[flow/constraint.sdc]
create_clock -name core_clock -period 4.74 [get_ports {clk}]
set_input_delay 0.9480 -clock core_clock [delete_from_list [all_inputs] [get_ports {clk}]]
set_output_delay 0.9480 -clock core_clock [all_outputs]
set_load 0.01 [all_outputs]
[flow/config.mk]
export PLATFORM = sky130hd
export DESIGN_NAME = top_module
export DESIGN_NICKNAME = top_module
export VERILOG_FILES = /design/flow/design.v
export SDC_FILE = /design/flow/constraint.sdc
export NUM_CORES = 4
export LEC_CHECK = 0
export CAP_MARGIN = 20
export CORE_MARGIN = 2
export CORE_UTILIZATION = 40
export SLEW_MARGIN = 20
[flow/design.v]
module spi_port (
    input wire clk,                
    input wire rst_n,              
    input wire spi_clk,           
    input wire spi_mosi,          
    output wire spi_miso,         
    input wire spi_cs_n,          
    output reg [15:0] capture_reg
);
    reg [15:0] shift_reg;          
    reg cs_n_prev;                 
    always @(posedge clk or negedge rst_n) begin
        if (!rst_n) begin
            shift_reg <= 16'b0;
            capture_reg <= 16'b0;
            cs_n_prev <= 1'b1;
        end else begin
            cs_n_prev <= spi_cs_n;
            if (!spi_cs_n) begin
                shift_reg <= {shift_reg[14:0], spi_mosi};
            end else if (cs_n_prev == 1'b0 && spi_cs_n == 1'b1) begin
                capture_reg <= shift_reg;
            end
        end
    end
    assign spi_miso = 1'b0;
    wire _unused_spi_clk = spi_clk;
endmodule
module config_memory #(
    parameter NUM_ADDRESSES = 8  
)(
    input wire clk,                    
    input wire rst_n,                  
    input wire [7:0] addr,             
    input wire [7:0] data_in,          
    input wire wr_en,                  
    input wire rd_en,                  
    output reg [7:0] data_out         
);
    reg [7:0] memory [0:NUM_ADDRESSES-1];  
    integer i;
    always @(posedge clk or negedge rst_n) begin
        if (!rst_n) begin
            for (i = 0; i < NUM_ADDRESSES; i = i + 1) begin
                memory[i] <= 8'b0;
            end
        end else if (wr_en && addr < NUM_ADDRESSES) begin
            memory[addr[2:0]] <= data_in;
        end
    end
    always @(posedge clk) begin
        if (rd_en) begin
            data_out <= (addr < NUM_ADDRESSES) ? memory[addr[2:0]] : 8'b0;
        end
    end
endmodule
module demux1to2 (
    input wire clk,                
    input wire rst_n,              
    input wire [7:0]sel,     
    input wire [7:0] d,            
    output wire [7:0] a,
    output wire [7:0] b            
);
    reg [7:0] a_hold;
    reg [7:0] b_hold;
    always @(posedge clk or negedge rst_n) begin
        if (!rst_n) begin
            a_hold <= 8'b0;
            b_hold <= 8'b0;
        end else begin
            case(sel)
                8'd0: a_hold <= d;
                8'd1: b_hold <= d;
                default: ;
            endcase
        end
    end
    assign a = (sel == 8'd0) ? d : a_hold;
    assign b = (sel == 8'd1) ? d : b_hold;
endmodule
module decimator (
    input wire clk,                
    input wire rst,                
    input wire [7:0] decimation_ratio,  
    input wire data,               
    output reg out,               
    output reg dec_clk            
);
    reg [7:0] counter;           
    always @(posedge clk or posedge rst) begin
        if (rst) begin
            counter <= 8'b0;
            out <= 1'b0;
            dec_clk <= 1'b0;
        end else begin
            if (decimation_ratio == 8'b1) begin
                out <= data;
            end else begin
                counter <= counter + 1;
                if (counter >= decimation_ratio-1) begin
                    counter <= 8'b0;
                    out <= data;
                    dec_clk <= ~dec_clk;
                end
            end
        end
    end
endmodule
module buffer #(
    parameter MAX_LENGTH = 256
)(
    input wire clk,             
    input wire rst,             
    input wire en,              
    input wire data_1,          
    input wire data_2,          
    input wire [7:0] length,    
    output reg [7:0] corr,      
    output reg pos,
    output reg neg
);
    reg [MAX_LENGTH-1:0] shift_reg_1;
    reg [MAX_LENGTH-1:0] shift_reg_2;
    reg [7:0] corr_neg;
    reg [7:0] corr_pos;
    integer i;
    always @(posedge clk or posedge rst) begin
        if (rst) begin
            shift_reg_1 <= {MAX_LENGTH{1'b0}};
            shift_reg_2 <= {MAX_LENGTH{1'b0}};
            pos <= 1'b0;
            neg <= 1'b0;
            corr <= 8'b0;
            corr_neg <= 8'b0;
            corr_pos <= 8'b0;
        end else if (en) begin
            shift_reg_1 <= {shift_reg_1[MAX_LENGTH-2:0], data_1};
            shift_reg_2 <= {shift_reg_2[MAX_LENGTH-2:0], data_2};
            corr <= corr + (data_1 ^ data_2) - (shift_reg_1[MAX_LENGTH - 1] ^ shift_reg_2[MAX_LENGTH - 1]) ;
            if (length > 1) begin
                corr_neg <= corr_neg + (shift_reg_1[0] ^ data_2) - (shift_reg_1[MAX_LENGTH - 1] ^ shift_reg_2[MAX_LENGTH - 2]);
                corr_pos <= corr_pos + (data_1 ^ shift_reg_2[0]) - (shift_reg_1[MAX_LENGTH - 2] ^ shift_reg_2[MAX_LENGTH - 1]);
            end
            if (corr_neg < corr_pos) begin
                neg <= 1'b1;
                pos <= 1'b0;
            end else if (corr_pos < corr_neg) begin
                pos <= 1'b1;
                neg <= 1'b0;
            end else begin
                pos <= 1'b0;
                neg <= 1'b0;
            end
        end
    end
endmodule
module top_module(
    input wire clk,
    input wire rst,
    input wire spi_mosi,
    input wire spi_cs_n,
    input wire mic_data_1,
    input wire mic_data_2,
    output wire [7:0] out,
    output wire pos,
    output wire neg
);
wire [7:0] addr;
wire [7:0] value;
wire wr_en = 1;
wire rd_en = 1;
wire [7:0] mem_out;
wire [7:0] decimation_ratio;
wire dec_data_1;
wire dec_data_2;
wire dec_clk;
wire [7:0] filter_length;
wire [7:0] filter_out;
wire [15:0] capture_reg;
wire dummy;
wire dummy2;
wire corr_dec_en;
assign addr = capture_reg[15:8];
assign value = capture_reg[7:0];
    spi_port u_spi_port(
        .clk(clk),
        .rst_n(!rst),
        .spi_clk(clk),
        .spi_mosi(spi_mosi),
        .spi_miso(dummy),
        .spi_cs_n(spi_cs_n),
        .capture_reg(capture_reg)
    );
    config_memory u_memory(
        .clk(clk),            
        .rst_n(!rst),          
        .addr(addr),     
        .data_in(value),  
        .wr_en(wr_en),          
        .rd_en(rd_en),          
        .data_out(mem_out) 
    );
    demux1to2 u_demux1to2(
        .clk(clk),
        .rst_n(!rst),
        .sel(addr),
        .d(mem_out),
        .a(decimation_ratio),  
        .b(filter_length)
    );
    decimator u_decimator_1(
        .clk(clk),              
        .rst(rst),              
        .decimation_ratio(decimation_ratio),
        .data(mic_data_1),             
        .out(dec_data_1),              
        .dec_clk(dec_clk)           
    );
    decimator u_decimator_2(
        .clk(clk),              
        .rst(rst),              
        .decimation_ratio(decimation_ratio),
        .data(mic_data_2),             
        .out(dec_data_2),              
        .dec_clk(dummy2)           
    );
    buffer u_buffer(
        .clk(clk),         
        .rst(rst),         
        .en(corr_dec_en),
        .data_1(dec_data_1),        
        .data_2(dec_data_2),        
        .length(filter_length),
        .corr(out),
        .pos(pos),
        .neg(neg)   
    );
reg dec_clk_q;
always @(posedge clk or posedge rst) begin
    if (rst) dec_clk_q <= 1'b0;
    else dec_clk_q <= dec_clk;
end
assign corr_dec_en = (decimation_ratio == 8'b1) | (dec_clk & ~dec_clk_q);
endmodule
[flow/run.sh]
#!/bin/bash
# the make line also repeats each setting of config.mk as NAME=value (left out here)
make -C /OpenROAD-flow-scripts/flow DESIGN_CONFIG=/design/flow/config.mk WORK_HOME=/design/flow/orfs CLKGATE_MAP_FILE= finish
==> impl_metrics.yaml, run 1 <==
# synthesis and place-and-route metrics
run_status:
  status: "finished clean"
synthesis:
  synth.distinct_cells: 59
  synth_cells: 2935
  top_cell: "nand2_1"
  xor_area_frac: 0.0123
  top_area_frac: 0.605
  largest_area_cell: "dfrtp_1"
  fp_nets: 2989
  common_cells: "1577 x nand2_1, 669 x dfrtp_1, 113 x mux2_2"
  synthFlopType: "dfrtp_1"
  synth_area_mm2: 0.0277
  ys_sh_mux: 0.0507
  edf_count: 0
  syn_avg_cell_area_um2: 9.43
  yosysCellCount: 2935
  synthTopCellsByArea: "dfrtp_1 61%, nand2_1 21%, mux2_2 4.6%, ha_1 2.0%, buf_2 1.1%"
  synthArstFlopShare: 0.988
  postSynthSeqShare: 0.612
  ys_area_mm2: 0.0277
  aoi_share: 0.0327
  ys_sh_simple: 0.240
  yosysWarnings: 7
  ys.flops: 678
  ys_sh_adder: 0.0233
  synth.logic.top_family: "simple AND/OR/NAND/NOR gates"
sta:
  setup_viol: 0
  timing.fmax_ghz: 0.232
  hold_viol_final: 0
  report.final.slew_viol_count: 0
  fin_skew_ns: 0.0212
  tns_ns: 0
  slew_headroom: 0.305
  fin_crit_ns: 4.32
  tightest_slew_ns: 1.04
  hold_ws_ns: 0.451
  fin_crit_sh: 0.911
  rsz0062_at_grt: "false"
clock_network:
  htree_levels: 3
  clock_path_buffers: 3
  cts_setup_buffers: 0
  path_clk_slew_ns: 0.06
  tritoncts: "done"
  cts.sinks: 678
  numCtsBuffers: 74
  clock.latency.late_pin_ns: 0.61
  clock-root-buffer: "clkbuf_16"
setup_path:
  worst-path-stages: 13
  r2r-start: "u_spi_port.capture_reg[12]"
  critical_path_class: "reg2reg"
  startpoint: "u_spi_port.capture_reg[12]"
  crit_buf_inv: 0
  ff2ff_path_depth: 13
  crit_required_ns: 5.22
  r2r_slack_ns: 0.42
  cp-end-kind: "flop"
  endpoint: "u_decimator_2.out"
  critical-path-slowest-cell: "or4_1"
  worstSetupStartpointType: "flop"
  r2r-end: "u_decimator_2.out"
  cpPeakStageDelay_ns: 0.70
  path_max_fanout: 7
  crit_top_cell: "ha_1"
  path_cells: "or4_1 -> nor3_4 -> mux2i_1 -> ha_1 -> xor2_1 -> ha_1 -> o21ai_0 -> o21bai_1 -> a21oi_1 -> a2111oi_2 -> o22ai_1 -> o21ai_2 -> mux2_2"
  arrival_ns: 4.79
  crit_family: "AND-OR/OR-AND gates"
grt:
  grt_pass1_wl_um: 87100
  grt_usage: 0.144
  grt_overflow: 0
  antenna_found_initial: 0
  grt_start_max_net_pins: 242
  grt_pass1_vias: 18204
routing:
  antenna_left: 0
  wl_met2_um: 22800
  antenna_cells: 0
  routed_via_density: 4.71
  wl_per_cell_um: 12.5
  wl_um: 48700
  drc: 0
  m1WireLength_um: 23400
  wl_met3_um: 1560
  vias: 18386
  drt_first_pass_iters: 6
  drt-initial-drc-count: 1383
  topRoutingLayerUsed: "met4"
pwr:
  p_leak_nw: 16.8
  powerClk_mw: 5.46
  share_comb_of_total_power: 0.306
  switchingPower_mw: 6.49
  p_total_mw: 18.1
  p_seq_frac: 0.393
  power_density_mw_per_mm2: 582
  internal_power_mw: 11.6
  p_clk_frac: 0.301
  comb_cell_power_mw: 5.55
  power_top_consumer: "registers"
  p_sw_frac: 0.358
  sequentialPower_mw: 7.12
  vdd_drop_max_uv: 559
floorplanning:
  die_h_um: 267
  io_pins: 16
  fp_util: 0.403
  rows: 96
  die_w_um: 267
  chip_area_mm2: 0.0713
  coreArea_mm2: 0.0686
finish:
  area_growth_pct: 12.6
  nets: 2974
  fin_area_mm2: 0.0311
run:
  warning_count: 39
  maxCapViolations: 0
placed_design:
  hpwlAfterDp_um: 28900
  gp_congestion: 0.779
  io_buffers: 15
  place_area_mm2: 0.0288
worst_hold_path:
  hold_start: "u_decimator_1.dec_clk"
  hold_end: "dec_clk_q"
  min_path_cells: 0
  hold_path_class: "reg2reg"
==> area by class of cell <==
cell class | count | area, um2
clock buffers | 107 | 2090
clock inverters | 22 | 218
fillers | 6309 | 37400
inverters | 49 | 188
multi-input cells | 2065 | 9960
flip-flops and latches | 678 | 16900
well taps | 931 | 1160
repair buffers | 52 | 603
==> metrics by stage <==
step | util | setup slack (ns) | instances
after floorplan | - | -5.37 | 2935
after global routing | 0.454 | 0.0208 | 3904
after detailed placement | 0.420 | 0.305 | 3775
after CTS | 0.454 | 0.294 | 3904
final | 0.454 | 0.424 | 3904
after global placement | 0.420 | 0.396 | 3775
==> layer usage <==
metal	up-vias	track usage
met5	-	0
met4	0	0.0515
met3	73	0.0241
met2	187	0.231
met1	8959	0.197
li1	9167	-
==> timing repair <==
item                       in CTS  in global routing
hold buffers                    0                  0
resized                         0                  1
setup endpoints to repair       0                  1
==> run 2, diff against run 1 <==
Settings changed: CORE_UTILIZATION 40 to 66, CTS_CLUSTER_SIZE from default to 24, SETUP_SLACK_MARGIN from default to 1.47.
Clock period 4.74 ns to 7.36 ns, I/O delays scaled along.
==> run 2 against run 1 <==
Net effect:
- global-route usage up 8.4 points
- area after synthesis unchanged
- cell count down 11%
- still clean on timing, DRC and antenna
- utilization up 28 points
- combinational power down 38%
- critical endpoint unchanged
- synthesized cell count unchanged
- power down 36%
- first-iteration DRC count up 12%
- highest routed layer unchanged
==> impl_metrics.yaml, run 2 <==
# synthesis and place-and-route metrics
synthesis:
  top_area_frac: 0.605
  synth.distinct_cells: 59
  synthTopCellsByArea: "dfrtp_1 61%, nand2_1 21%, mux2_2 4.6%, ha_1 2.0%, buf_2 1.1%"
  syn_avg_cell_area_um2: 9.43
  ys_sh_simple: 0.240
  ys_sh_adder: 0.0233
  top_cell: "nand2_1"
  largest_area_cell: "dfrtp_1"
  ys.flops: 678
  xor_area_frac: 0.0123
  yosysCellCount: 2935
  synth_area_mm2: 0.0277
  synth_cells: 2935
  yosysWarnings: 7
  synthArstFlopShare: 0.988
  ys_area_mm2: 0.0277
  synthFlopType: "dfrtp_1"
  ys_sh_mux: 0.0507
  edf_count: 0
  common_cells: "1577 x nand2_1, 669 x dfrtp_1, 113 x mux2_2"
  postSynthSeqShare: 0.612
  fp_nets: 2989
  synth.logic.top_family: "simple AND/OR/NAND/NOR gates"
  aoi_share: 0.0327
sta:
  fin_ws_ns: 2.47
  rsz0062_at_grt: "false"
  fin_crit_sh: 0.665
  tightest_slew_ns: 1.12
  report.final.slew_viol_count: 0
  fin_skew_ns: 0.0198
  hold_viol_final: 0
  slew_headroom: 0.245
  fin_crit_ns: 4.89
  setup_viol: 0
  timing.fmax_ghz: 0.204
routing:
  drt_first_pass_iters: 5
  drc: 0
  wl_per_cell_um: 13.5
  drt-initial-drc-count: 1543
  antenna_left: 0
  wl_um: 47300
  antenna_cells: 0
  routed_via_density: 5.26
  vias: 18353
run:
  warning_count: 46
  maxCapViolations: 0
floorplanning:
  rows: 75
  die_w_um: 209
  chip_area_mm2: 0.0436
  fp_util: 0.664
  die_h_um: 209
  io_pins: 16
  coreArea_mm2: 0.0417
clock_network:
  path_clk_slew_ns: 0.06
  numCtsBuffers: 70
  clock_path_buffers: 3
  cts_resized: 0
  clock-root-buffer: "clkbuf_16"
  htree_levels: 3
  clock.latency.late_pin_ns: 0.59
  cts.sinks: 678
  holdBufCountCts: 0
  tritoncts: "done"
  cts_setup_buffers: 0
setup_path:
  critical-path-slowest-cell: "dfrtp_1"
  startpoint: "u_spi_port.capture_reg[9]"
  endpoint: "u_decimator_2.out"
  critical_path_class: "reg2reg"
  path_cells: "or3_1 -> nor3_4 -> mux2i_1 -> ha_1 -> xor2_1 -> ha_1 -> o21ai_0 -> o21bai_1 -> a21oi_1 -> a2111oi_2 -> o22ai_1 -> o21ai_1 -> mux2_2"
  r2r-end: "u_decimator_2.out"
  crit_family: "AND-OR/OR-AND gates"
  crit_buf_inv: 0
  cp-end-kind: "flop"
  worst-path-stages: 13
  worstSetupStartpointType: "flop"
  path_max_fanout: 28
  crit_top_cell: "ha_1"
  crit_required_ns: 7.83
  cpPeakStageDelay_ns: 0.69
  r2r-start: "u_spi_port.capture_reg[9]"
  ff2ff_path_depth: 13
  r2r_slack_ns: 2.47
  arrival_ns: 5.37
worst_hold_path:
  hold_end: "dec_clk_q"
  hold_path_class: "reg2reg"
  hold_start: "u_decimator_1.dec_clk"
  min_path_cells: 0
grt:
  antenna_found_initial: 0
  grt_start_max_net_pins: 280
  grt_pass1_wl_um: 83700
  grt_pass1_vias: 17991
  grt_overflow: 0
  grt_usage: 0.228
pwr:
  vdd_drop_max_uv: 647
  power_density_mw_per_mm2: 380
  internal_power_mw: 7.47
  p_sw_frac: 0.354
  p_leak_nw: 16.6
  p_seq_frac: 0.401
  p_clk_frac: 0.301
  sequentialPower_mw: 4.64
  powerClk_mw: 3.48
  comb_cell_power_mw: 3.44
  share_comb_of_total_power: 0.298
  switchingPower_mw: 4.10
  power_top_consumer: "registers"
finish:
  nets: 2952
  utilization: 0.730
  area_growth_pct: 9.96
run_status:
  status: "finished clean"
placed_design:
  gp_congestion: 0.809
  hpwlAfterDp_um: 27400
  pre_cts_ws_ns: 2.50
  io_buffers: 15
run 2: area by class of cell:
| type | count | area, um2 |
|---|---|---|
| fillers | 2970 | 11200 |
| clock inverters | 17 | 185 |
| well taps | 539 | 674 |
| repair buffers | 34 | 388 |
| clock buffers | 106 | 2100 |
| inverters | 49 | 188 |
| multi-input cells | 2065 | 9960 |
| flip-flops and latches | 678 | 16900 |
run 2: metrics by stage:
stage                     power, mW  hold WS, ns   TNS, ns  cell area (um2)  cells
after floorplan                7.42        0.354  -2190.68            27700   2935
after global placement         8.00        0.379         0            28100   3364
after detailed placement       8.12        0.364         0            28100   3364
after CTS                      11.7        0.394         0            30400   3487
after global routing           12.3        0.410         0            30400   3488
final                          11.6        0.394         0            30400   3488
run 2: layer usage:
layer  vias up  GRT usage  part of all wire
li1       9120          -                 -
met1      8952      0.330              0.48
met3        65     0.0427             0.031
met5         -          0                 0
met4         0     0.0579             0.016
met2       216      0.361              0.47
==> run 3, diff against run 2 <==
Settings changed: CAP_MARGIN 20 to 5, CORE_UTILIZATION 66 to 72, CTS_CLUSTER_DIAMETER from default to 360, CTS_CLUSTER_SIZE 24 to 21, HOLD_SLACK_MARGIN from default to -0.08, SETUP_SLACK_MARGIN 1.47 to -0.31.
Clock period 7.36 ns to 3.41 ns, I/O delays scaled along.
==> run 3 against run 2 <==
Net effect:
- the layout now fails its checks (negative setup slack)
- sequential cell count did not move
- utilization increased by 6.9 points
- area after synthesis unchanged
- first-iteration DRC count decreased by 13%
- fmax rose by 31%
- setup slack worse by 2.8 ns
- combinational power increased to 2.6 times the previous value
- cell area decreased by 0.80%
- via count up 2.4%
- global-route usage is 3.1 points higher
==> impl_metrics.yaml, run 3 <==
# synthesis and place-and-route metrics
sta:
  tns_ns: -4.74
  timing.fmax_ghz: 0.268
  fin_crit_ns: 3.73
  tightest_slew_ns: 0.977
  rsz0062_at_grt: "true"
  hold_viol_final: 0
  fin_ws_ns: -0.321
  report.final.slew_viol_count: 0
  fin_skew_ns: 0.0172
  slew_headroom: 0.349
  fin_crit_sh: 1.09
  setup_viol: 19
run_status:
  failed_checks: "negative setup slack"
  status: "failed layout checks"
synthesis:
  synthTopCellsByArea: "dfrtp_1 61%, nand2_1 21%, mux2_2 4.6%, ha_1 2.0%, buf_2 1.1%"
  top_cell: "nand2_1"
  yosysCellCount: 2935
  ys_area_mm2: 0.0277
  fp_nets: 2989
  ys_sh_adder: 0.0233
  synth.distinct_cells: 59
  synth_area_mm2: 0.0277
  aoi_share: 0.0327
  ys_sh_mux: 0.0507
  largest_area_cell: "dfrtp_1"
  top_area_frac: 0.605
  common_cells: "1577 x nand2_1, 669 x dfrtp_1, 113 x mux2_2"
  postSynthSeqShare: 0.612
  synthArstFlopShare: 0.988
  ys_sh_simple: 0.240
  yosysWarnings: 7
  synthFlopType: "dfrtp_1"
  synth.logic.top_family: "simple AND/OR/NAND/NOR gates"
  synth_cells: 2935
  edf_count: 0
  ys.flops: 678
  xor_area_frac: 0.0123
  syn_avg_cell_area_um2: 9.43
clock_network:
  holdBufCountCts: 0
  clock-root-buffer: "clkbuf_16"
  path_clk_slew_ns: 0.08
  htree_levels: 2
  numCtsBuffers: 38
  clock_path_buffers: 3
  tritoncts: "done"
  clock.latency.late_pin_ns: 0.57
  cts.sinks: 678
grt:
  grt_overflow: 0
  grt_usage: 0.259
  grt_start_max_net_pins: 145
  antenna_found_initial: 0
  grt_pass1_vias: 18500
  grt_pass1_wl_um: 85200
setup_path:
  crit_required_ns: 3.88
  crit_top_cell: "buf_4"
  r2r-end: "u_decimator_2.counter[4]"
  crit_buf_inv: 4
  critical-path-slowest-cell: "or4_4"
  startpoint: "u_spi_port.capture_reg[12]"
  r2r-start: "u_spi_port.capture_reg[12]"
  r2r_slack_ns: -0.32
  endpoint: "u_decimator_2.counter[4]"
  cp-end-kind: "flop"
  arrival_ns: 4.20
  worst-path-stages: 16
  worstSetupStartpointType: "flop"
  cpPeakStageDelay_ns: 0.56
  crit_family: "AND-OR/OR-AND gates"
  path_max_fanout: 6
  critical_path_class: "reg2reg"
  ff2ff_path_depth: 16
  path_cells: "or4_4 -> nor3_4 -> buf_12 -> mux2i_4 -> buf_4 -> buf_4 -> ha_1 -> nand2b_1 -> a211oi_4 -> o21bai_2 -> a211oi_4 -> a2111oi_4 -> o21ai_2 -> o21ai_2 -> buf_4 -> o32ai_2"
pwr:
  power_top_consumer: "registers"
  p_total_mw: 23.3
  p_leak_nw: 16.5
  power_density_mw_per_mm2: 773
  p_clk_frac: 0.196
  internal_power_mw: 14.6
  vdd_drop_max_uv: 694
  powerClk_mw: 4.58
  switchingPower_mw: 8.73
  share_comb_of_total_power: 0.380
  p_sw_frac: 0.374
  sequentialPower_mw: 9.90
  comb_cell_power_mw: 8.86
  p_seq_frac: 0.424
routing:
  antenna_cells: 0
  wl_per_cell_um: 14.2
  drt_first_pass_iters: 9
  drt-initial-drc-count: 1350
  routed_via_density: 5.44
  wl_met2_um: 24100
  drc: 0
  antenna_left: 0
  m1WireLength_um: 22600
  wl_um: 49000
  topRoutingLayerUsed: "met4"
  vias: 18799
  wl_met3_um: 1560
run:
  warning_count: 39
  maxCapViolations: 0
worst_hold_path:
  hold_end: "dec_clk_q"
  hold_start: "u_decimator_1.dec_clk"
  hold_path_class: "reg2reg"
  min_path_cells: 0
floorplanning:
  fp_util: 0.733
  die_h_um: 200
  io_pins: 16
  die_w_um: 200
  rows: 71
  chip_area_mm2: 0.0400
  coreArea_mm2: 0.0378
placed_design:
  hpwlAfterDp_um: 31000
  gp_congestion: 0.833
  pre_cts_ws_ns: -0.539
  io_buffers: 15
finish:
  nets: 2992
  area_growth_pct: 9.08
  utilization: 0.799
==> run 3: cell type report <==
type | count | area (um2)
multi-input cells | 2065 | 10200
well taps | 511 | 639
repair buffers | 106 | 1230
inverters | 49 | 188
flip-flops and latches | 678 | 16900
clock inverters | 2 | 25.0
fillers | 2405 | 7570
clock buffers | 46 | 1000
==> run 3: layer usage <==
metal	GRT usage	vias up
met5	0	-
li1	-	9162
met2	0.425	245
met1	0.370	9328
met4	0.0705	0
met3	0.0355	64
==> run 3: what timing repair did <==
| item | CTS | global route |
|---|---|---|
| endpoints found under the setup margin | 19 | 19 |
| buffers inserted | 12 | 7 |
| resized | 17 | 18 |
| gates cloned | 1 | 0 |
| pin swaps | 14 | 17 |
| endpoints found under the hold margin | 0 | 0 |
==> run 3: stage by stage <==
stage	instance area (um2)	instances	hold WS, ns
after floorplan	27700	2935	0.354
after global placement	28800	3397	0.373
after detailed placement	28800	3397	0.367
after CTS	30100	3454	0.399
after global routing	30200	3457	0.403
final	30200	3457	0.392
==> run 4, diff against run 3 <==
Settings changed: CAP_MARGIN 5 to 15, SETUP_SLACK_MARGIN -0.31 to 0.53.
Clock period 3.41 ns to 3.53 ns, I/O delays scaled along.
==> run 4 against run 3 <==
Net effect:
- still fails the layout checks on negative setup slack
- setup slack gained 0.063 ns
- worst hold slack improved by 0.0067 ns
- utilization up 0.34 points
- power decreased by 0.92%
- global-route usage grew 0.44 points
- non-clock buffer count increased by 1
- highest routed layer unchanged
- critical path depth did not move
- sequential share of layout area decreased by 0.24 points
- sequential cell count did not move
- count of clock-buffer cells in the layout unchanged
- area after synthesis unchanged
- die area stayed put
==> impl_metrics.yaml, run 4 <==
# synthesis and place-and-route metrics
routing:
  antenna_cells: 0
  drt-initial-drc-count: 1419
  drc: 0
  routed_via_density: 5.51
  vias: 19042
  antenna_left: 0
  wl_um: 51000
  wl_per_cell_um: 14.8
  drt_first_pass_iters: 7
pwr:
  powerClk_mw: 4.43
  power_top_consumer: "registers"
  power_density_mw_per_mm2: 763
  share_comb_of_total_power: 0.395
  p_clk_frac: 0.191
  p_sw_frac: 0.375
  switchingPower_mw: 8.68
  internal_power_mw: 14.4
  p_total_mw: 23.1
  p_seq_frac: 0.414
  p_leak_nw: 16.6
  vdd_drop_max_uv: 645
  comb_cell_power_mw: 9.13
  sequentialPower_mw: 9.57
sta:
  timing.fmax_ghz: 0.264
  setup_viol: 19
  hold_ws_ns: 0.399
  hold_viol_final: 0
  tightest_slew_ns: 0.719
  fin_skew_ns: 0.0178
  fin_crit_sh: 1.07
  report.final.slew_viol_count: 0
  rsz0062_at_grt: "true"
  slew_headroom: 0.519
  fin_ws_ns: -0.257
  fin_crit_ns: 3.79
floorplanning:
  coreArea_mm2: 0.0378
  die_h_um: 200
  chip_area_mm2: 0.0400
  rows: 71
  die_w_um: 200
  fp_util: 0.733
  io_pins: 16
clock_network:
  tritoncts: "done"
  path_clk_slew_ns: 0.09
  cts.sinks: 678
  numCtsBuffers: 38
  htree_levels: 2
  clock.latency.late_pin_ns: 0.56
  clock_path_buffers: 3
  clock-root-buffer: "clkbuf_16"
  holdBufCountCts: 0
worst_hold_path:
  hold_start: "u_decimator_1.dec_clk"
  min_path_cells: 0
  hold_path_class: "reg2reg"
  hold_end: "dec_clk_q"
grt:
  grt_usage: 0.263
  grt_overflow: 0
  antenna_found_initial: 0
  grt_pass1_vias: 18684
  grt_start_max_net_pins: 230
  grt_pass1_wl_um: 86300
synthesis:
  fp_nets: 2989
  edf_count: 0
  common_cells: "1577 x nand2_1, 669 x dfrtp_1, 113 x mux2_2"
  ys_sh_adder: 0.0233
  synth_area_mm2: 0.0277
  aoi_share: 0.0327
  largest_area_cell: "dfrtp_1"
  synth.logic.top_family: "simple AND/OR/NAND/NOR gates"
  yosysWarnings: 7
  top_area_frac: 0.605
  synthArstFlopShare: 0.988
  synthFlopType: "dfrtp_1"
  synth.distinct_cells: 59
  ys.flops: 678
  synthTopCellsByArea: "dfrtp_1 61%, nand2_1 21%, mux2_2 4.6%, ha_1 2.0%, buf_2 1.1%"
  top_cell: "nand2_1"
  syn_avg_cell_area_um2: 9.43
  ys_sh_mux: 0.0507
  yosysCellCount: 2935
  postSynthSeqShare: 0.612
  synth_cells: 2935
  ys_area_mm2: 0.0277
  xor_area_frac: 0.0123
  ys_sh_simple: 0.240
placed_design:
  gp_congestion: 0.807
  place_area_mm2: 0.0289
  hpwlAfterDp_um: 30900
  io_buffers: 15
setup_path:
  endpoint: "u_decimator_1.counter[4]"
  r2r-start: "u_spi_port.capture_reg[12]"
  worstSetupStartpointType: "flop"
  crit_family: "adder cells"
  crit_buf_inv: 3
  path_max_fanout: 5
  startpoint: "u_spi_port.capture_reg[12]"
  r2r-end: "u_decimator_1.counter[4]"
  worst-path-stages: 16
  cp-end-kind: "flop"
  critical_path_class: "reg2reg"
  cpPeakStageDelay_ns: 0.57
  path_cells: "or4_4 -> nor3_4 -> buf_12 -> mux2i_4 -> ha_4 -> buf_6 -> nand2_4 -> xor2_2 -> ha_1 -> o21a_1 -> a21oi_2 -> maj3_2 -> maj3_2 -> buf_12 -> a21oi_4 -> o22ai_2"
  r2r_slack_ns: -0.26
  critical-path-slowest-cell: "or4_4"
  ff2ff_path_depth: 16
  crit_required_ns: 3.98
  arrival_ns: 4.24
run:
  warning_count: 38
  maxCapViolations: 0
finish:
  area_growth_pct: 9.55
  nets: 2993
  utilization: 0.803
  fin_area_mm2: 0.0303
run_status:
  failed_checks: "negative setup slack"
  status: "failed layout checks"
-- run 4: per-layer routing --
metal,track usage,wire length [um]
met1,0.368,23000
met2,0.438,25300
met3,0.0358,1520
met4,0.0782,1180
met5,0,0
-- run 4: cell type report --
cell class | count | area (um2)
Multi-Input combinational cell | 2065 | 10200
Clock buffer | 46 | 1000
Tap cell | 511 | 639
Inverter | 49 | 188
Sequential cell | 678 | 16900
Fill cell | 2373 | 7440
Timing Repair Buffer | 107 | 1290
Clock inverter | 2 | 25.0
-- run 4: timing repair --
action,CTS,global route
resized,27,33
gates cloned,1,2
setup buffers,3,6
endpoints found under the setup margin,409,438
pin swaps,7,10
-- run 4: per-stage QoR --
stage | cells | TNS, ns | setup slack (ns)
5_1_grt | 3458 | -6.45 | -0.398
3_3_place_gp | 3398 | -3.90 | -0.310
3_5_place_dp | 3398 | -5.70 | -0.400
2_1_floorplan | 2935 | -4245.83 | -6.34
4_1_cts | 3450 | -3.05 | -0.272
6_report | 3458 | -3.41 | -0.257
==> run 5, diff against run 4 <==
Settings changed: CAP_MARGIN 15 to 20, CORE_UTILIZATION 72 to 70, CTS_CLUSTER_DIAMETER 360 to default, CTS_CLUSTER_SIZE 21 to default, HOLD_SLACK_MARGIN -0.08 to default, PLACE_DENSITY_LB_ADDON from default to 0.01, SETUP_SLACK_MARGIN 0.53 to default.
Clock period 3.53 ns to 3.63 ns, I/O delays scaled along.
==> run 5 against run 4 <==
Net effect:
- the layout still fails its checks (negative setup slack)
- clock skew is 0.0025 ns lower
- count of clock-buffer cells in the layout is 51 higher
- die area is 2.8% higher
- setup slack better by 0.077 ns
- area after synthesis stayed put
- sequential power is 2.6% lower
- non-clock buffer count is 21 lower
- wire length hardly changed
- cell count is 1.5% higher
- global-route usage is 0.10 points lower
- sequential share of layout area is 1.3 points lower
==> impl_metrics.yaml, run 5 <==
# synthesis and place-and-route metrics
floorplanning:
  fp_util: 0.713
  io_pins: 16
  coreArea_mm2: 0.0388
  die_h_um: 203
  die_w_um: 203
  rows: 72
  chip_area_mm2: 0.0411
worst_hold_path:
  min_path_cells: 0
  hold_start: "u_decimator_1.dec_clk"
  hold_path_class: "reg2reg"
  hold_end: "dec_clk_q"
synthesis:
  yosysWarnings: 7
  ys_area_mm2: 0.0277
  xor_area_frac: 0.0123
  ys_sh_simple: 0.240
  top_area_frac: 0.605
  edf_count: 0
  ys_sh_adder: 0.0233
  aoi_share: 0.0327
  fp_nets: 2989
  synth.distinct_cells: 59
  yosysCellCount: 2935
  synthFlopType: "dfrtp_1"
  synthArstFlopShare: 0.988
  largest_area_cell: "dfrtp_1"
  syn_avg_cell_area_um2: 9.43
  common_cells: "1577 x nand2_1, 669 x dfrtp_1, 113 x mux2_2"
  ys_sh_mux: 0.0507
  top_cell: "nand2_1"
  synth_area_mm2: 0.0277
  ys.flops: 678
  synthTopCellsByArea: "dfrtp_1 61%, nand2_1 21%, mux2_2 4.6%, ha_1 2.0%, buf_2 1.1%"
  postSynthSeqShare: 0.612
  synth_cells: 2935
  synth.logic.top_family: "simple AND/OR/NAND/NOR gates"
finish:
  regArea_mm2: 0.0169
  area_growth_pct: 12.2
  comb_area_mm2: 0.0101
  nets: 3001
  final_cells: 3511
  num-fill-cells: 2438
grt:
  use_met1: 0.365
  busiest_layer: "met2"
  grt_usage: 0.262
  grt_pass1_wl_um: 89800
  use_met3: 0.0345
  grt_overflow: 0
  antenna_found_initial: 0
  grt_pass1_vias: 19273
  use_met2: 0.437
  grt_start_max_net_pins: 116
pwr:
  comb_cell_power_mw: 8.10
  p_total_mw: 24.3
  p_seq_frac: 0.383
  share_comb_of_total_power: 0.333
  p_leak_nw: 16.9
  p_clk_frac: 0.284
  power_top_consumer: "registers"
  vdd_drop_max_uv: 700
  switchingPower_mw: 8.65
  internal_power_mw: 15.7
  powerClk_mw: 6.89
  sequentialPower_mw: 9.32
  p_sw_frac: 0.356
  power_density_mw_per_mm2: 783
setup_path:
  worst-path-stages: 16
  critical_path_class: "reg2reg"
  worstSetupStartpointType: "flop"
  endpoint: "u_decimator_1.dec_clk"
  cpPeakStageDelay_ns: 0.56
  crit_required_ns: 4.14
  crit_buf_inv: 3
  critical-path-slowest-cell: "or4_4"
  arrival_ns: 4.32
  path_max_fanout: 6
  r2r-end: "u_decimator_1.dec_clk"
  startpoint: "u_spi_port.capture_reg[12]"
  ff2ff_path_depth: 16
  r2r_slack_ns: -0.18
  crit_family: "adder cells"
  path_cells: "or4_4 -> nor3_4 -> buf_12 -> mux2i_4 -> ha_4 -> buf_6 -> nand2_4 -> xor2_4 -> ha_4 -> o21a_1 -> a21oi_2 -> maj3_2 -> maj3_2 -> a211oi_4 -> buf_6 -> xnor2_1"
  cp-end-kind: "flop"
  r2r-start: "u_spi_port.capture_reg[12]"
clock_network:
  numCtsBuffers: 67
  htree_levels: 3
  clock-root-buffer: "clkbuf_16"
  clock_path_buffers: 3
  tritoncts: "done"
  clock.latency.late_pin_ns: 0.58
  holdBufCountCts: 0
  cts.sinks: 678
  path_clk_slew_ns: 0.06
run:
  warning_count: 37
  maxCapViolations: 0
placed_design:
  io_buffers: 15
  gp_congestion: 0.794
  place_inst: 3393
  hpwlAfterDp_um: 30400
sta:
  fin_skew_ns: 0.0153
  fin_crit_ns: 3.81
  timing.fmax_ghz: 0.262
  report.final.slew_viol_count: 0
  fin_crit_sh: 1.05
  rsz0062_at_grt: "true"
  slew_headroom: 0.414
  hold_viol_final: 0
  tightest_slew_ns: 0.876
  setup_viol: 15
  fin_ws_ns: -0.180
routing:
  drt-initial-drc-count: 1594
  antenna_cells: 0
  drc: 0
  drt_first_pass_iters: 5
  vias: 19073
  wl_per_cell_um: 14.5
  antenna_left: 0
  wl_um: 51000
  routed_via_density: 5.43
run_status:
  status: "failed layout checks"
  failed_checks: "negative setup slack"
## run 5: what timing repair did
item | CTS | global route
pin swaps | 1 | 6
cloned | 0 | 0
endpoints found under the setup margin | 19 | 130
gates resized | 10 | 19
buffers inserted | 2 | 1
## run 5: layer usage
metal | up-vias | share of wire
met5 | - | 0
met4 | 0 | 0.023
met3 | 100 | 0.028
met2 | 294 | 0.50
met1 | 9469 | 0.45
li1 | 9210 | -
## run 5: layout make-up
class | count | area share
flip-flops and latches | 678 | 0.545
multi-input cells | 2065 | 0.326
clock buffers | 97 | 0.0629
repair buffers | 86 | 0.0314
well taps | 518 | 0.0209
clock inverters | 18 | 0.00741
inverters | 49 | 0.00604
## run 5: through the flow
step	setup WS [ns]	cell area, um2	TNS (ns)	utilization	hold slack, ns
2_1_floorplan	-6.26	27700	-4190.60	-	0.354
3_3_place_gp	-0.172	28700	-1.93	0.739	0.362
3_5_place_dp	-0.230	28700	-3.13	0.739	0.370
4_1_cts	-0.161	30900	-1.42	0.797	0.373
5_1_grt	-0.315	31000	-4.17	0.800	0.373
6_report	-0.180	31000	-1.48	0.800	0.375
==> run 6, diff against run 5 <==
Settings changed: ABC_AREA from default to 0, CAP_MARGIN 20 to 25, CORE_ASPECT_RATIO from default to 0.59, CORE_UTILIZATION 70 to 65, GPL_ROUTABILITY_DRIVEN from default to 1, GPL_TIMING_DRIVEN from default to 0, MIN_ROUTING_LAYER from default to met1, PLACE_DENSITY_LB_ADDON 0.01 to default, SETUP_SLACK_MARGIN from default to 1.47, TNS_END_PERCENT from default to 10.
Clock period 3.63 ns to 7.83 ns, I/O delays scaled along.
==> run 6 against run 5 <==
Net effect:
- now clean on timing, DRC and antenna
- area after synthesis unchanged
- combinational power down 54%
- fmax down 24%
- largest power group unchanged
==> impl_metrics.yaml, run 6 <==
# synthesis and place-and-route metrics
pwr:
  p_leak_nw: 17.0
  internal_power_mw: 6.92
  comb_cell_power_mw: 3.70
  sequentialPower_mw: 4.31
  vdd_drop_max_uv: 278
  p_total_mw: 11.0
  switchingPower_mw: 4.03
  power_density_mw_per_mm2: 353
  power_top_consumer: "registers"
  share_comb_of_total_power: 0.338
  p_seq_frac: 0.393
  powerClk_mw: 2.95
  p_sw_frac: 0.368
  p_clk_frac: 0.269
setup_path:
  path_cells: "clkbuf_1 -> or3_1 -> nor3_4 -> buf_2 -> mux2i_1 -> ha_1 -> xor2_1 -> ha_1 -> o21ai_0 -> o21bai_1 -> a21oi_1 -> a2111oi_2 -> o21ai_0 -> o21ai_1 -> mux2_2"
  worstSetupStartpointType: "flop"
  r2r-end: "u_decimator_2.out"
  arrival_ns: 5.48
  critical-path-slowest-cell: "mux2i_1"
  crit_buf_inv: 2
  path_max_fanout: 10
  r2r-start: "u_spi_port.capture_reg[10]"
  crit_family: "AND-OR/OR-AND gates"
  endpoint: "u_decimator_2.out"
  r2r_slack_ns: 2.83
  cpPeakStageDelay_ns: 0.52
  ff2ff_path_depth: 15
  worst-path-stages: 15
  critical_path_class: "reg2reg"
  crit_required_ns: 8.31
  cp-end-kind: "flop"
  startpoint: "u_spi_port.capture_reg[10]"
synthesis:
  synthTopCellsByArea: "dfrtp_1 61%, nand2_1 21%, mux2_2 4.6%, ha_1 2.0%, buf_2 1.1%"
  fp_nets: 2989
  yosysCellCount: 2935
  ys_sh_adder: 0.0233
  top_area_frac: 0.605
  edf_count: 0
  common_cells: "1577 x nand2_1, 669 x dfrtp_1, 113 x mux2_2"
  largest_area_cell: "dfrtp_1"
  ys_sh_simple: 0.240
  synth_area_mm2: 0.0277
  yosysWarnings: 7
  ys_sh_mux: 0.0507
  top_cell: "nand2_1"
  ys.flops: 678
  synthArstFlopShare: 0.988
  synth_cells: 2935
  synth.distinct_cells: 59
  xor_area_frac: 0.0123
  ys_area_mm2: 0.0277
  postSynthSeqShare: 0.612
  syn_avg_cell_area_um2: 9.43
  synthFlopType: "dfrtp_1"
  aoi_share: 0.0327
  synth.logic.top_family: "simple AND/OR/NAND/NOR gates"
clock_network:
  tritoncts: "done"
  clock.latency.late_pin_ns: 0.61
  cts_setup_buffers: 0
  cts_resized: 0
  cts.sinks: 678
  clock_path_buffers: 3
  numCtsBuffers: 58
  clock-root-buffer: "clkbuf_16"
  htree_levels: 2
  path_clk_slew_ns: 0.06
  holdBufCountCts: 0
finish:
  area_growth_pct: 12.2
  nets: 3087
floorplanning:
  rows: 58
  io_pins: 16
  fp_util: 0.654
  die_w_um: 273
  coreArea_mm2: 0.0423
  die_h_um: 162
  chip_area_mm2: 0.0443
grt:
  grt_pass1_vias: 18988
  grt_pass1_wl_um: 92000
  antenna_found_initial: 1
  grt_start_max_net_pins: 37
  grt_overflow: 0
  grt_usage: 0.251
sta:
  fin_skew_ns: 0.0211
  hold_viol_final: 0
  setup_viol: 0
  fin_crit_sh: 0.638
  fin_ws_ns: 2.83
  fin_crit_ns: 5.00
  timing.fmax_ghz: 0.200
  report.final.slew_viol_count: 0
  slew_headroom: 0.408
  tns_ns: 0
  hold_ws_ns: 0.393
  tightest_slew_ns: 0.889
  rsz0062_at_grt: "false"
placed_design:
  hpwlAfterDp_um: 35800
  io_buffers: 15
  pre_cts_ws_ns: 2.88
  gp_congestion: 0.831
routing:
  drc: 0
  routed_via_density: 5.25
  antenna_left: 0
  wl_um: 52700
  drt_first_pass_iters: 5
  vias: 19168
  drt-initial-drc-count: 1660
  wl_per_cell_um: 14.4
run:
  maxCapViolations: 0
  warning_count: 29
worst_hold_path:
  hold_end: "dec_clk_q"
  min_path_cells: 0
  hold_path_class: "reg2reg"
  hold_start: "u_decimator_1.dec_clk"
run_status:
  status: "finished clean"
run 6: through the flow:
| step | std cells | util | instance area (um2) |
|---|---|---|---|
| after floorplan | 2935 | - | 27700 |
| after global placement | 3520 | 0.675 | 28500 |
| after detailed placement | 3543 | 0.686 | 29000 |
| after CTS | 3647 | 0.733 | 31000 |
| after global routing | 3647 | 0.734 | 31000 |
| final | 3648 | 0.734 | 31000 |
run 6: layer usage:
metal  part of all wire  GRT usage  wire (um)  up-vias
met5                  0          0          0        -
met3              0.046     0.0423       2400       69
met1               0.51      0.395      26900     9337
met4              0.013     0.0485        680        0
met2               0.43      0.372      22600      344
li1                   -          -          -     9418
run 6: final cells by class:
cell class	count	area, um2
sequential	678	16900
clock buffer	92	1830
tap	570	713
clock inverter	12	160
timing repair buffer	38	641
buffer	143	623
multi-input combinational	2065	9950
fill	3027	11300
inverter	49	188
antenna	1	2.50
==> run 7, diff against run 6 <==
Settings changed: ABC_AREA 0 to 1, CAP_MARGIN 25 to 20, CORE_ASPECT_RATIO 0.59 to default, CORE_UTILIZATION 65 to 70, GPL_ROUTABILITY_DRIVEN 1 to default, GPL_TIMING_DRIVEN 0 to default, HOLD_SLACK_MARGIN from default to 0.27, MIN_ROUTING_LAYER met1 to default, PLACE_DENSITY_LB_ADDON from default to 0.01, SETUP_SLACK_MARGIN 1.47 to default, TNS_END_PERCENT 10 to default.
Clock period 7.83 ns to 2.82 ns, I/O delays scaled along.
==> run 7 against run 6 <==
Net effect:
- non-clock buffer count decreased by 94
- via count grew 4.3%
- sequential power went up to 2.7 times the previous value
- synthesized cell count grew 6.7%
- area after synthesis down 0.69%
- cell count is 2.1% higher
- worst hold slack improved by 0.022 ns
- power increased to 2.7 times the previous value
- global-route usage rose by 1.6 points
- combinational power grew 140%
==> impl_metrics.yaml, run 7 <==
# synthesis and place-and-route metrics
run_status:
  status: "finished clean"
synthesis:
  ys_sh_simple: 0.265
  ys_sh_mux: 0.000820
  yosysWarnings: 7
  yosysCellCount: 3132
  largest_area_cell: "dfrtp_1"
  synth.logic.top_family: "simple AND/OR/NAND/NOR gates"
  synth.distinct_cells: 40
  synthTopCellsByArea: "dfrtp_1 61%, nand2_1 24%, o21ai_0 2.6%, ha_1 2.0%, inv_1 1.8%"
  fp_nets: 3186
  top_area_frac: 0.609
  synthFlopType: "dfrtp_1"
  synth_cells: 3132
  ys_area_mm2: 0.0275
  synth_area_mm2: 0.0275
  edf_count: 0
  ys.flops: 678
  syn_avg_cell_area_um2: 8.77
  top_cell: "nand2_1"
  aoi_share: 0.0426
  xor_area_frac: 0.00892
  synthArstFlopShare: 0.988
  postSynthSeqShare: 0.616
  ys_sh_adder: 0.0227
  common_cells: "1777 x nand2_1, 669 x dfrtp_1, 142 x o21ai_0"
placed_design:
  io_buffers: 15
  hpwlAfterDp_um: 30300
  place_area_mm2: 0.0283
  pre_cts_ws_ns: -0.0604
  gp_congestion: 0.838
finish:
  fin_area_mm2: 0.0311
  num-fill-cells: 2450
  nets: 3204
  comb_area_mm2: 0.00966
  utilization: 0.802
  regArea_mm2: 0.0169
  area_growth_pct: 13.0
setup_path:
  endpoint: "u_decimator_1.counter[2]"
  crit_required_ns: 3.30
  arrival_ns: 3.17
  cp-end-kind: "flop"
  critical_path_class: "reg2reg"
  cpPeakStageDelay_ns: 0.38
  path_max_fanout: 7
  worstSetupStartpointType: "flop"
  r2r-start: "u_spi_port.capture_reg[8]"
  ff2ff_path_depth: 19
  startpoint: "u_spi_port.capture_reg[8]"
  crit_buf_inv: 3
  worst-path-stages: 19
  crit_family: "simple AND/OR/NAND/NOR gates"
  critical-path-slowest-cell: "dfrtp_1"
  r2r-end: "u_decimator_1.counter[2]"
  path_cells: "nor2_2 -> nand2_4 -> buf_6 -> o21bai_1 -> nand2_2 -> buf_6 -> xor2_4 -> ha_1 -> nand3_1 -> nand3b_1 -> nand2_1 -> nand3_1 -> nand3_1 -> nand2_1 -> nand2_1 -> nand2_2 -> nand3_4 -> nand2_2 -> inv_2"
  r2r_slack_ns: 0.13
sta:
  setup_viol: 0
  hold_viol_final: 0
  fin_crit_sh: 0.956
  timing.fmax_ghz: 0.371
  slew_headroom: 0.615
  tns_ns: 0
  tightest_slew_ns: 0.575
  report.final.slew_viol_count: 0
  fin_ws_ns: 0.125
  rsz0062_at_grt: "true"
  fin_crit_ns: 2.69
  fin_skew_ns: 0.0145
pwr:
  share_comb_of_total_power: 0.303
  power_top_consumer: "registers"
  power_density_mw_per_mm2: 957
  sequentialPower_mw: 11.5
  p_leak_nw: 17.2
  p_seq_frac: 0.387
  p_sw_frac: 0.349
  switchingPower_mw: 10.4
  internal_power_mw: 19.3
  powerClk_mw: 9.20
  p_clk_frac: 0.310
  comb_cell_power_mw: 9.01
  vdd_drop_max_uv: 633
  p_total_mw: 29.7
routing:
  drc: 0
  wl_um: 53500
  drt_first_pass_iters: 6
  wl_per_cell_um: 14.4
  antenna_cells: 0
  antenna_left: 0
  routed_via_density: 5.37
  vias: 19987
  drt-initial-drc-count: 1646
floorplanning:
  chip_area_mm2: 0.0409
  rows: 72
  die_w_um: 202
  die_h_um: 202
  io_pins: 16
  coreArea_mm2: 0.0387
  fp_util: 0.709
grt:
  grt_pass1_vias: 19471
  grt_pass1_wl_um: 91100
  grt_overflow: 0
  antenna_found_initial: 0
  grt_start_max_net_pins: 166
  grt_usage: 0.267
run:
  maxCapViolations: 0
  warning_count: 32
clock_network:
  clock-root-buffer: "clkbuf_16"
  cts.sinks: 678
  holdBufCountCts: 0
  numCtsBuffers: 68
  tritoncts: "done"
  clock_path_buffers: 3
  path_clk_slew_ns: 0.06
  clock.latency.late_pin_ns: 0.59
  htree_levels: 3
worst_hold_path:
  min_path_cells: 0
  hold_start: "u_decimator_1.dec_clk"
  hold_path_class: "reg2reg"
  hold_end: "dec_clk_q"
run 7: per-layer routing:
layer / share of wire / routed length, um / global-route usage / vias up
li1: - / - / - / 9669
met1: 0.45 / 24000 / 0.382 / 9796
met2: 0.49 / 26200 / 0.436 / 428
met3: 0.040 / 2130 / 0.0356 / 94
met4: 0.021 / 1140 / 0.0787 / 0
met5: 0 / 0 / 0 / -
run 7: final cells by class:
cell class / instances / share of cell area
clock buffer: 97 / 0.0631
clock inverter: 28 / 0.0109
inverter: 135 / 0.0168
multi-input combinational: 2180 / 0.311
sequential: 678 / 0.545
tap: 518 / 0.0209
timing repair buffer: 87 / 0.0321
run 7: per-stage QoR:
stage | instances | hold WS (ns)
final | 3723 | 0.415
after global routing | 3723 | 0.433
after CTS | 3710 | 0.414
after detailed placement | 3585 | 0.389
after global placement | 3585 | 0.402
after floorplan | 3132 | 0.374
run 7: repair_timing:
action                     CTS  global route
setup endpoints to repair   10           464
setup buffers                0            10
gates cloned                 0             3
pin swaps                    0            40
resized                      3            82
==> run 8, diff against run 7 <==
Settings changed: CORE_UTILIZATION 70 to 72, CTS_CLUSTER_DIAMETER from default to 231, CTS_CLUSTER_SIZE from default to 14, HOLD_SLACK_MARGIN 0.27 to default, PLACE_DENSITY_LB_ADDON 0.01 to 0.19, SETUP_SLACK_MARGIN from default to 0.66.
Clock period 2.82 ns to 4.25 ns, I/O delays scaled along.
==> run 8 against run 7 <==
Net effect:
- via count decreased by 2.0%
- highest routed layer unchanged
- synthesized cell count did not move
- global-route usage barely moved
- sequential share of layout area increased by 3.0 points
- combinational power shrank 42%
- cell area down 5.2%
- utilization shrank 2.0 points
- still clean
- fmax down 17%
- clock power fell by 52%
- sequential cell count did not move
- sequential power fell by 34%
- critical path type unchanged
- cell count decreased by 2.9%
==> impl_metrics.yaml, run 8 <==
# synthesis and place-and-route metrics
floorplanning:
  die_h_um: 199
  rows: 71
  io_pins: 16
  chip_area_mm2: 0.0397
  fp_util: 0.730
  coreArea_mm2: 0.0377
  die_w_um: 199
synthesis:
  synthFlopType: "dfrtp_1"
  aoi_share: 0.0426
  ys.flops: 678
  common_cells: "1777 x nand2_1, 669 x dfrtp_1, 142 x o21ai_0"
  ys_sh_adder: 0.0227
  ys_sh_mux: 0.000820
  synthArstFlopShare: 0.988
  syn_avg_cell_area_um2: 8.77
  ys_area_mm2: 0.0275
  synth_area_mm2: 0.0275
  postSynthSeqShare: 0.616
  largest_area_cell: "dfrtp_1"
  fp_nets: 3186
  xor_area_frac: 0.00892
  yosysCellCount: 3132
  top_cell: "nand2_1"
  top_area_frac: 0.609
  edf_count: 0
  synth.distinct_cells: 40
  yosysWarnings: 7
  synth.logic.top_family: "simple AND/OR/NAND/NOR gates"
  ys_sh_simple: 0.265
  synth_cells: 3132
  synthTopCellsByArea: "dfrtp_1 61%, nand2_1 24%, o21ai_0 2.6%, ha_1 2.0%, inv_1 1.8%"
placed_design:
  pre_cts_ws_ns: 0.665
  place_area_mm2: 0.0279
  hpwlAfterDp_um: 29900
  gp_congestion: 0.864
  io_buffers: 15
pwr:
  powerClk_mw: 4.45
  power_density_mw_per_mm2: 586
  power_top_consumer: "registers"
  comb_cell_power_mw: 5.20
  p_leak_nw: 16.4
  share_comb_of_total_power: 0.301
  internal_power_mw: 11.0
  p_seq_frac: 0.441
  p_sw_frac: 0.360
  vdd_drop_max_uv: 413
  p_clk_frac: 0.258
  sequentialPower_mw: 7.61
  switchingPower_mw: 6.22
setup_path:
  crit_buf_inv: 2
  critical_path_class: "reg2reg"
  ff2ff_path_depth: 12
  crit_top_cell: "nand2_1"
  cp-end-kind: "flop"
  r2r-start: "u_spi_port.capture_reg[12]"
  endpoint: "u_buffer.shift_reg_1[13]"
  worstSetupStartpointType: "flop"
  path_max_fanout: 108
  arrival_ns: 3.77
  startpoint: "u_spi_port.capture_reg[12]"
  crit_required_ns: 4.76
  crit_family: "simple AND/OR/NAND/NOR gates"
  critical-path-slowest-cell: "buf_4"
  r2r_slack_ns: 0.99
  cpPeakStageDelay_ns: 0.80
  worst-path-stages: 12
  path_cells: "nor2_1 -> nand2_2 -> nor2_8 -> inv_2 -> o21ai_2 -> nand2_1 -> nor2_2 -> nand2_2 -> o21ai_4 -> buf_4 -> nand2_1 -> nand2_1"
  r2r-end: "u_buffer.shift_reg_1[13]"
sta:
  timing.fmax_ghz: 0.307
  fin_ws_ns: 0.991
  setup_viol: 0
  rsz0062_at_grt: "false"
  slew_headroom: 0.250
  tightest_slew_ns: 1.12
  fin_crit_ns: 3.26
  hold_ws_ns: 0.458
  hold_viol_final: 0
  fin_skew_ns: 0.0270
  report.final.slew_viol_count: 0
  fin_crit_sh: 0.767
clock_network:
  tritoncts: "done"
  path_clk_slew_ns: 0.07
  clock.latency.late_pin_ns: 0.60
  holdBufCountCts: 0
  clock-root-buffer: "clkbuf_16"
  cts.sinks: 678
  numCtsBuffers: 54
  clock_path_buffers: 3
  htree_levels: 2
  cts_setup_buffers: 0
finish:
  area_growth_pct: 7.10
  nets: 3146
  fin_area_mm2: 0.0294
routing:
  drc: 0
  vias: 19593
  routed_via_density: 5.42
  antenna_left: 0
  wl_per_cell_um: 14.0
  wl_um: 50400
  drt-initial-drc-count: 1597
  drt_first_pass_iters: 7
run:
  maxCapViolations: 0
  warning_count: 38
grt:
  grt_start_max_net_pins: 206
  grt_pass1_wl_um: 88000
  antenna_found_initial: 1
  grt_overflow: 0
  grt_pass1_vias: 19119
  grt_usage: 0.267
worst_hold_path:
  hold_start: "u_decimator_1.dec_clk"
  hold_path_class: "reg2reg"
  hold_end: "dec_clk_q"
  min_path_cells: 0
run_status:
  status: "finished clean"
==> run 8: layout make-up <==
cell class	count	area, um2
inverter	135	520
sequential	678	16900
multi-input combinational	2180	9390
tap	511	639
antenna	1	2.50
timing repair buffer	43	522
clock inverter	2	17.5
clock buffer	65	1410
fill	2520	8230
==> run 8: metal layers <==
metal / track usage / routed length [um]
met5: 0 / 0
met2: 0.444 / 25100
met3: 0.0329 / 1850
met4: 0.0812 / 1080
met1: 0.377 / 22400
==> run 8: timing repair <==
| item | 4_1_cts | 5_1_grt |
|---|---|---|
| resized | 1 | 4 |
| cloned | 0 | 2 |
| setup endpoints to repair | 7 | 165 |
==> run 8: metrics by stage <==
step	power, mW	instances	setup TNS [ns]	utilization
after floorplan	11.7	3132	-3857.64	-
after global placement	12.4	3544	0	0.741
after detailed placement	12.7	3544	0	0.741
after CTS	17.2	3611	0	0.779
after global routing	18.4	3615	0	0.781
final	17.3	3615	0	0.781
==> run 9, diff against run 8 <==
Settings changed: CTS_CLUSTER_DIAMETER 231 to default, CTS_CLUSTER_SIZE 14 to default, PLACE_DENSITY_LB_ADDON 0.19 to default, SETUP_SLACK_MARGIN 0.66 to default.
Clock period 4.25 ns to 5.33 ns, I/O delays scaled along.
==> run 9 against run 8 <==
Net effect:
- combinational power decreased by 24%
- cell count increased by 0.97%
- still clean
- non-clock buffer count decreased by 5
- synthesized cell count unchanged
- setup slack improved by 0.52 ns
- critical path depth unchanged
- die area unchanged
- largest cell class unchanged
==> impl_metrics.yaml, run 9 <==
# synthesis and place-and-route metrics
run_status:
  status: "finished clean"
worst_hold_path:
  hold_start: "u_decimator_1.dec_clk"
  hold_path_class: "reg2reg"
  hold_end: "dec_clk_q"
  min_path_cells: 0
finish:
  area_growth_pct: 9.26
  regArea_mm2: 0.0169
  utilization: 0.797
  nets: 3153
  num-fill-cells: 2505
  comb_area_mm2: 0.00936
routing:
  routed_via_density: 5.34
  drt-initial-drc-count: 1532
  drc: 0
  antenna_left: 0
  wl_um: 49500
  drt_first_pass_iters: 5
  wl_per_cell_um: 13.6
  antenna_cells: 0
  vias: 19487
setup_path:
  path_max_fanout: 270
  endpoint: "u_buffer.corr[0]"
  r2r-start: "u_spi_port.capture_reg[12]"
  r2r-end: "u_buffer.corr[0]"
  arrival_ns: 4.21
  worst-path-stages: 12
  r2r_slack_ns: 1.51
  ff2ff_path_depth: 12
  critical-path-slowest-cell: "buf_12"
  startpoint: "u_spi_port.capture_reg[12]"
  cp-end-kind: "flop"
  crit_top_cell: "nand2_2"
  crit_buf_inv: 3
  cpPeakStageDelay_ns: 0.74
  crit_required_ns: 5.72
  worstSetupStartpointType: "flop"
  path_cells: "nor2_1 -> nand2_2 -> nor2_8 -> inv_2 -> o21ai_2 -> nand2_1 -> nor2_2 -> nand2_2 -> o21ai_4 -> buf_4 -> buf_12 -> o21ai_0"
  critical_path_class: "reg2reg"
  crit_family: "buffers and inverters"
clock_network:
  clock-root-buffer: "clkbuf_16"
  cts_resized: 0
  tritoncts: "done"
  htree_levels: 3
  clock_path_buffers: 3
  path_clk_slew_ns: 0.06
  clock.latency.late_pin_ns: 0.57
  numCtsBuffers: 67
  cts.sinks: 678
  holdBufCountCts: 0
  cts_setup_buffers: 0
sta:
  tightest_slew_ns: 1.08
  fin_crit_ns: 3.82
  hold_viol_final: 0
  rsz0062_at_grt: "false"
  report.final.slew_viol_count: 0
  fin_crit_sh: 0.716
  slew_headroom: 0.275
  setup_viol: 0
  timing.fmax_ghz: 0.262
  fin_skew_ns: 0.0130
synthesis:
  yosysCellCount: 3132
  edf_count: 0
  yosysWarnings: 7
  synthArstFlopShare: 0.988
  xor_area_frac: 0.00892
  ys.flops: 678
  top_cell: "nand2_1"
  postSynthSeqShare: 0.616
  common_cells: "1777 x nand2_1, 669 x dfrtp_1, 142 x o21ai_0"
  ys_area_mm2: 0.0275
  top_area_frac: 0.609
  fp_nets: 3186
  synth_cells: 3132
  aoi_share: 0.0426
  largest_area_cell: "dfrtp_1"
  synthTopCellsByArea: "dfrtp_1 61%, nand2_1 24%, o21ai_0 2.6%, ha_1 2.0%, inv_1 1.8%"
  ys_sh_simple: 0.265
  ys_sh_adder: 0.0227
  synth_area_mm2: 0.0275
  synth.logic.top_family: "simple AND/OR/NAND/NOR gates"
  synth.distinct_cells: 40
  syn_avg_cell_area_um2: 8.77
  ys_sh_mux: 0.000820
  synthFlopType: "dfrtp_1"
placed_design:
  gp_congestion: 0.808
  io_buffers: 15
  hpwlAfterDp_um: 28500
run:
  maxCapViolations: 0
  warning_count: 41
grt:
  grt_overflow: 0
  antenna_found_initial: 0
  grt_pass1_wl_um: 86900
  grt_start_max_net_pins: 271
  grt_usage: 0.265
  grt_pass1_vias: 18907
pwr:
  switchingPower_mw: 5.02
  p_clk_frac: 0.321
  p_leak_nw: 16.7
  vdd_drop_max_uv: 566
  powerClk_mw: 4.74
  power_top_consumer: "registers"
  p_sw_frac: 0.340
  power_density_mw_per_mm2: 492
  p_seq_frac: 0.411
  share_comb_of_total_power: 0.268
  internal_power_mw: 9.75
  comb_cell_power_mw: 3.96
  sequentialPower_mw: 6.07
  p_total_mw: 14.8
floorplanning:
  chip_area_mm2: 0.0397
  fp_util: 0.730
  die_h_um: 199
  io_pins: 16
  die_w_um: 199
  coreArea_mm2: 0.0377
  rows: 71
run 9: layout make-up:
| cell class | count | area share |
|---|---|---|
| Clock inverter | 19 | 0.00933 |
| Multi-Input combinational cell | 2179 | 0.312 |
| Timing Repair Buffer | 38 | 0.0124 |
| Sequential cell | 678 | 0.564 |
| Tap cell | 511 | 0.0213 |
| Inverter | 135 | 0.0173 |
| Clock buffer | 90 | 0.0641 |
run 9: metal layers:
metal | vias to the layer above | share of wire | GRT usage
li1 | 9534 | - | -
met1 | 9508 | 0.46 | 0.388
met2 | 355 | 0.48 | 0.424
met3 | 90 | 0.039 | 0.0354
met4 | 0 | 0.020 | 0.0790
met5 | - | 0 | 0
run 9: stage by stage:
stage / setup TNS [ns] / hold slack (ns) / instance area [um2] / setup WS [ns] / cells
6_report: 0 / 0.414 / 30000 / 1.51 / 3650
5_1_grt: 0 / 0.439 / 30000 / 1.12 / 3650
4_1_cts: 0 / 0.414 / 30000 / 1.55 / 3650
3_5_place_dp: 0 / 0.392 / 27800 / 1.57 / 3541
3_3_place_gp: 0 / 0.387 / 27800 / 1.71 / 3541
2_1_floorplan: -3278.76 / 0.374 / 27500 / -4.90 / 3132
==> run 10, diff against run 9 <==
Settings changed: CORE_ASPECT_RATIO from default to 0.89, CTS_CLUSTER_SIZE from default to 44, HOLD_SLACK_MARGIN from default to -0.08, SETUP_SLACK_MARGIN from default to 0.68.
Clock period 5.33 ns to 2.81 ns, I/O delays scaled along.
==> run 10 against run 9 <==
Net effect:
- the run now fails in 4_1_cts
- synthesized cell count unchanged
- die area about the same
- area after synthesis unchanged
==> impl_metrics.yaml, run 10 <==
# physical design summary
synthesis:
  common_cells: "1777 x nand2_1, 669 x dfrtp_1, 142 x o21ai_0"
  synthTopCellsByArea: "dfrtp_1 61%, nand2_1 24%, o21ai_0 2.6%, ha_1 2.0%, inv_1 1.8%"
  ys_sh_mux: 0.000820
  yosysWarnings: 7
  edf_count: 0
  aoi_share: 0.0426
  fp_nets: 3186
  synth.logic.top_family: "simple AND/OR/NAND/NOR gates"
  ys.flops: 678
  yosysCellCount: 3132
  synth.distinct_cells: 40
  postSynthSeqShare: 0.616
  top_area_frac: 0.609
  xor_area_frac: 0.00892
  synth_area_mm2: 0.0275
  synthArstFlopShare: 0.988
  syn_avg_cell_area_um2: 8.77
  ys_sh_adder: 0.0227
  ys_area_mm2: 0.0275
  largest_area_cell: "dfrtp_1"
  synth_cells: 3132
  ys_sh_simple: 0.265
  top_cell: "nand2_1"
  synthFlopType: "dfrtp_1"
floorplanning:
  coreArea_mm2: 0.0376
  chip_area_mm2: 0.0397
  fp_util: 0.730
  die_w_um: 211
  die_h_um: 188
  io_pins: 16
  rows: 67
run_status:
  status: "aborted with a tool error"
  stop_stage: "4_1_cts"
  error: "[ERROR DPL-0038] Utilization greater than 100%, impossible to legalize"
placed_design:
  gp_congestion: 0.863
  io_buffers: 15
  hpwlAfterDp_um: 30700
  pre_cts_ws_ns: 0.0739
run 10: metrics by stage:
stage	cell area, um2	cells
3_3_place_gp	28300	3539
2_1_floorplan	27600	3132
3_5_place_dp	28300	3539
Power figures rest on the tool's default switching activity, not on a simulated workload.
